==> inputs of branch garnet <==
==> flow/design.v (excerpt) <==
module udp_ipv4_tx (
    input  wire             ap_clk,
    input  wire             ap_rst_n,
    input  wire  [31:0]     my_ip_addr,
    input  wire   [7:0]     ip_protocol,
    input  wire             s_axis_tx_meta_tvalid,
    output wire             s_axis_tx_meta_tready,
    input  wire [255:0]     s_axis_tx_meta_tdata,
    input  wire             s_axis_tx_data_tvalid,
    output wire             s_axis_tx_data_tready,
    input  wire  [63:0]     s_axis_tx_data_tdata,
    input  wire   [7:0]     s_axis_tx_data_tkeep,
    input  wire             s_axis_tx_data_tlast,
    output wire             m_axis_tx_data_tvalid,
    input  wire             m_axis_tx_data_tready,
    output wire   [63:0]    m_axis_tx_data_tdata,
    output wire    [7:0]    m_axis_tx_data_tkeep,
    output wire             m_axis_tx_data_tlast,
    output wire   [31:0]    datagrams_transmitted
);
clock: 1.66 ns
lec_check: 0
abc_area: 1
cap_margin: 20
cell_pad_in_sites_detail_placement: 0
cell_pad_in_sites_global_placement: 0
core_aspect_ratio: 1.24
core_margin: 2
core_utilization: 72
cts_cluster_diameter: 371
max_routing_layer: met5
min_routing_layer: met1
place_density_lb_addon: 0.26
setup_slack_margin: -0.09
slew_margin: 20
run.sh (not shown) runs the stock make flow with config.mk's settings and CLKGATE_MAP_FILE=.
==> inputs of branch onyx, as changes to branch garnet <==
Settings changed: ABC_AREA 1 to not set, CELL_PAD_IN_SITES_GLOBAL_PLACEMENT 0 to 2, CORE_UTILIZATION 72 to 34, CTS_CLUSTER_DIAMETER 371 to 292, SETUP_SLACK_MARGIN -0.09 to not set.
==> flow/constraint.sdc (replaced) <==
create_clock -name core_clock -period 3.08 [get_ports {ap_clk}]
set_input_delay 0.6160 -clock core_clock [delete_from_list [all_inputs] [get_ports {ap_clk}]]
set_output_delay 0.6160 -clock core_clock [all_outputs]
set_load 0.01 [all_outputs]
==> results <==
Branch garnet failed in clock tree synthesis with DPL-0033. Branch onyx reached the layout checks and failed them: negative setup slack. Against branch garnet, the synthesized cell count of branch onyx is smaller by 7.1%. Against branch garnet, the die size of branch onyx is larger by about 110%. Against branch garnet, the synthesized area of branch onyx is larger by 0.56%.
==> figures <==
quantity	branch onyx	branch garnet
Cell area after technology mapping	25500 um^2	25400 um^2
Number of rows in the core area	111	76
Total cell area reported by yosys after synthesis	25500 um^2	25400 um^2
Share of synthesized area occupied by flip-flops and latches	54.8%	55.1%
Core region area	74200 um^2	34700 um^2
Overall chip area	77300 um^2	36800 um^2
Result of the run	failed layout checks	did not finish
Failing step	-	clock tree synthesis
Reasons for failing layout checks	negative setup slack	-
Share of the core filled by cells before placement	34.4%	73.1%
Die Ht	309 um	213 um
Horizontal die dimension	250 um	173 um
Worst slack, placed	-502 ps	-1350 ps
DP HPWL	59800 um	57800 um
Share of synthesized area spent on multiplexers	1.93%	0%
Count of unique library cells instantiated by Yosys	78	47
Cell area after placement	30200 um^2	30700 um^2
Fraction of post-synthesis cell area in the top cell type by area	38.9%	39.1%
Post-synthesis share of cell area spent on xor and xnor gates	1.54%	0.518%
# Cells Yosys	2842	3058
Yosys simple share	16.8%	18.0%
Post-Synth Adder-Cell Area	0.392%	0.395%

---

==> xenon: inputs <==
udp_ipv4_tx again, from the RTL that the note above started with.
Settings: LEC_CHECK=0, ABC_AREA=1, CAP_MARGIN=20, CELL_PAD_IN_SITES_DETAIL_PLACEMENT=2, CORE_ASPECT_RATIO=0.56, CORE_MARGIN=2, CORE_UTILIZATION=40, CTS_CLUSTER_DIAMETER=161, CTS_CLUSTER_SIZE=12, GPL_ROUTABILITY_DRIVEN=0, GPL_TIMING_DRIVEN=0, MAX_ROUTING_LAYER=met5, SLEW_MARGIN=35, TNS_END_PERCENT=90; clock period 5.82 ns.
==> cedar: changes against xenon <==
ABC_AREA = default   (was 1)
CELL_PAD_IN_SITES_DETAIL_PLACEMENT = default   (was 2)
CORE_ASPECT_RATIO = default   (was 0.56)
CTS_CLUSTER_DIAMETER = default   (was 161)
CTS_CLUSTER_SIZE = default   (was 12)
GPL_ROUTABILITY_DRIVEN = default   (was 0)
GPL_TIMING_DRIVEN = default   (was 0)
MAX_ROUTING_LAYER = default   (was met5)
PLACE_DENSITY = 0.6   (was default)
SETUP_SLACK_MARGIN = 0.44   (was default)
SLEW_MARGIN = 20   (was 35)
TNS_END_PERCENT = default   (was 90)
==> flow/constraint.sdc (replaced) <==
create_clock -name core_clock -period 4.33 [get_ports {ap_clk}]
set_input_delay 0.8660 -clock core_clock [delete_from_list [all_inputs] [get_ports {ap_clk}]]
set_output_delay 0.8660 -clock core_clock [all_outputs]
set_load 0.01 [all_outputs]
==> maple: changes against xenon <==
ABC_AREA = default   (was 1)
CELL_PAD_IN_SITES_DETAIL_PLACEMENT = default   (was 2)
CORE_ASPECT_RATIO = default   (was 0.56)
CORE_UTILIZATION = 29   (was 40)
CTS_CLUSTER_DIAMETER = default   (was 161)
CTS_CLUSTER_SIZE = default   (was 12)
GPL_ROUTABILITY_DRIVEN = default   (was 0)
GPL_TIMING_DRIVEN = default   (was 0)
MAX_ROUTING_LAYER = default   (was met5)
PLACE_DENSITY = 0.6   (was default)
SLEW_MARGIN = 20   (was 35)
TNS_END_PERCENT = default   (was 90)
==> flow/constraint.sdc (replaced) <==
create_clock -name core_clock -period 6.19 [get_ports {ap_clk}]
set_input_delay 1.2380 -clock core_clock [delete_from_list [all_inputs] [get_ports {ap_clk}]]
set_output_delay 1.2380 -clock core_clock [all_outputs]
set_load 0.01 [all_outputs]
==> results <==
	maple	cedar	xenon
Status	no timing/DRC/antenna violations	no timing/DRC/antenna violations	no timing/DRC/antenna violations
Number of cells in the design after placement	4103	3805	4220
Highest layer used for signal routing	met5	met4	met5
Distinct cells, synth	78	78	47
Seq share, synth	54.8%	54.8%	55.1%
Post-route minimum period	4620 ps	3710 ps	4710 ps
Nets in the synthesized netlist	3224	3224	3440
Post-synthesis chip area from yosys	25500 µm²	25500 µm²	25400 µm²
Wire length of the first global-routing pass	121 mm	121 mm	224 mm
Register clock-pin slew on the reported worst setup and hold paths	60 ps	60 ps	80 ps
Critical path arrival	5080 ps	4250 ps	5280 ps
Post-layout worst setup margin	1570 ps	621 ps	1110 ps
Combined buffer and inverter count along the critical path	1	0	1
Post-synthesis area per instance	8.98 µm²	8.98 µm²	8.30 µm²
Util after Layout	36.5%	50.1%	49.7%
Placeable core region	87000 µm²	63100 µm²	63000 µm²
Wl on met1	38.4 mm	37.1 mm	58.3 mm
Adder-cell share of the synthesized area	0.392%	0.392%	0.395%
Multi-input gate share of total cell area	33.2%	33.6%	31.9%
Comb group	0.00143 W	0.00218 W	0.00279 W
Int Power	0.00766 W	0.0110 W	0.00764 W
Count of TritonRoute iterations in the first routing pass	7	5	6
Weighted congestion at the end of routability-driven global placement	0.902	0.915	-
Height of the chip	301 µm	257 µm	192 µm
Post-synthesis cell count	2842	2842	3058

---

==> inputs of job 6734 <==
udp_ipv4_tx again, from the RTL that the note above started with.
## udp_ipv4_tx
module udp_ipv4_tx (
    input  wire             ap_clk,
    input  wire             ap_rst_n,
    input  wire  [31:0]     my_ip_addr,
    input  wire   [7:0]     ip_protocol,
    input  wire             s_axis_tx_meta_tvalid,
    output wire             s_axis_tx_meta_tready,
    input  wire [255:0]     s_axis_tx_meta_tdata,
    input  wire             s_axis_tx_data_tvalid,
    output wire             s_axis_tx_data_tready,
    input  wire  [63:0]     s_axis_tx_data_tdata,
    input  wire   [7:0]     s_axis_tx_data_tkeep,
    input  wire             s_axis_tx_data_tlast,
    output wire             m_axis_tx_data_tvalid,
    input  wire             m_axis_tx_data_tready,
    output wire   [63:0]    m_axis_tx_data_tdata,
    output wire    [7:0]    m_axis_tx_data_tkeep,
    output wire             m_axis_tx_data_tlast,
    output wire   [31:0]    datagrams_transmitted
);
clock: 6.34 ns
lec_check: 0
cap_margin: 20
core_margin: 2
core_utilization: 40
max_routing_layer: met4
setup_slack_margin: -0.27
slew_margin: 35
tns_end_percent: 90
==> job 1237: changes against job 6734 <==
==> flow/config.mk (replaced) <==
export PLATFORM = sky130hd
export DESIGN_NAME = udp_ipv4_tx
export DESIGN_NICKNAME = udp_ipv4_tx
export VERILOG_FILES = /design/flow/design.v
export SDC_FILE = /design/flow/constraint.sdc
export NUM_CORES = 4
export LEC_CHECK = 0
export ABC_AREA = 1
export CAP_MARGIN = 40
export CORE_MARGIN = 2
export CORE_UTILIZATION = 70
export CTS_CLUSTER_DIAMETER = 316
export CTS_CLUSTER_SIZE = 17
export HOLD_SLACK_MARGIN = 0.29
export SETUP_SLACK_MARGIN = 0.36
export SLEW_MARGIN = 20
==> flow/constraint.sdc (replaced) <==
create_clock -name core_clock -period 2.53 [get_ports {ap_clk}]
set_input_delay 0.5060 -clock core_clock [delete_from_list [all_inputs] [get_ports {ap_clk}]]
set_output_delay 0.5060 -clock core_clock [all_outputs]
set_load 0.01 [all_outputs]
==> job 4392: changes against job 6734 <==
==> flow/config.mk (replaced) <==
export PLATFORM = sky130hd
export DESIGN_NAME = udp_ipv4_tx
export DESIGN_NICKNAME = udp_ipv4_tx
export VERILOG_FILES = /design/flow/design.v
export SDC_FILE = /design/flow/constraint.sdc
export NUM_CORES = 4
export LEC_CHECK = 0
export CAP_MARGIN = 20
export CORE_MARGIN = 2
export CORE_UTILIZATION = 65
export CTS_CLUSTER_SIZE = 52
export SLEW_MARGIN = 20
==> flow/constraint.sdc (replaced) <==
create_clock -name core_clock -period 3.25 [get_ports {ap_clk}]
set_input_delay 0.6500 -clock core_clock [delete_from_list [all_inputs] [get_ports {ap_clk}]]
set_output_delay 0.6500 -clock core_clock [all_outputs]
set_load 0.01 [all_outputs]
==> job 5685: changes against job 6734 <==
==> flow/config.mk (replaced) <==
export PLATFORM = sky130hd
export DESIGN_NAME = udp_ipv4_tx
export DESIGN_NICKNAME = udp_ipv4_tx
export VERILOG_FILES = /design/flow/design.v
export SDC_FILE = /design/flow/constraint.sdc
export NUM_CORES = 4
export LEC_CHECK = 0
export CAP_MARGIN = 20
export CORE_MARGIN = 2
export CORE_UTILIZATION = 72
export CTS_CLUSTER_DIAMETER = 210
export PLACE_DENSITY = 0.35
export SETUP_SLACK_MARGIN = 0.34
export SLEW_MARGIN = 20
==> flow/constraint.sdc (replaced) <==
create_clock -name core_clock -period 1.17 [get_ports {ap_clk}]
set_input_delay 0.2340 -clock core_clock [delete_from_list [all_inputs] [get_ports {ap_clk}]]
set_output_delay 0.2340 -clock core_clock [all_outputs]
set_load 0.01 [all_outputs]
==> results <==
| quantity | job 1237 | job 5685 | job 4392 | job 6734 |
|---|---|---|---|---|
| Outcome | stopped before the end | stopped before the end | finished with violations | no timing/DRC/antenna violations |
| Stage where the flow stopped | global routing (5_1_grt) | clock tree synthesis (4_1_cts) | - | - |
| Reasons for failing layout checks | - | - | negative setup slack | - |
| TritonCTS clock tree | - | - | done | done |
| Category of the critical setup timing path | - | - | reg2reg | reg2reg |
| Power of the combinational group | - | - | 3350 uW | 1420 uW |
| Measured slew at the worst slew-check pin | - | - | 0.997 ns | 0.884 ns |
| Max Fclk | - | - | 288 MHz | 204 MHz |
| Maximum number of buffers from clock root to sink | 3 | - | 3 | 3 |
| Total clock buffers created by CTS | 43 | - | 60 | 70 |
| Deepest level of the CTS H-tree | 2 | - | 2 | 3 |
| Max rail drop VDD | - | - | 0.000549 V | 0.000190 V |
| Number of antenna cells inserted | - | - | 7 | 5 |
| Clk root buf | clkbuf_16 | - | clkbuf_16 | clkbuf_16 |
| Share of the clock period used by the worst path | - | - | 107% | 77.1% |
Power and IR drop assume default switching activity.
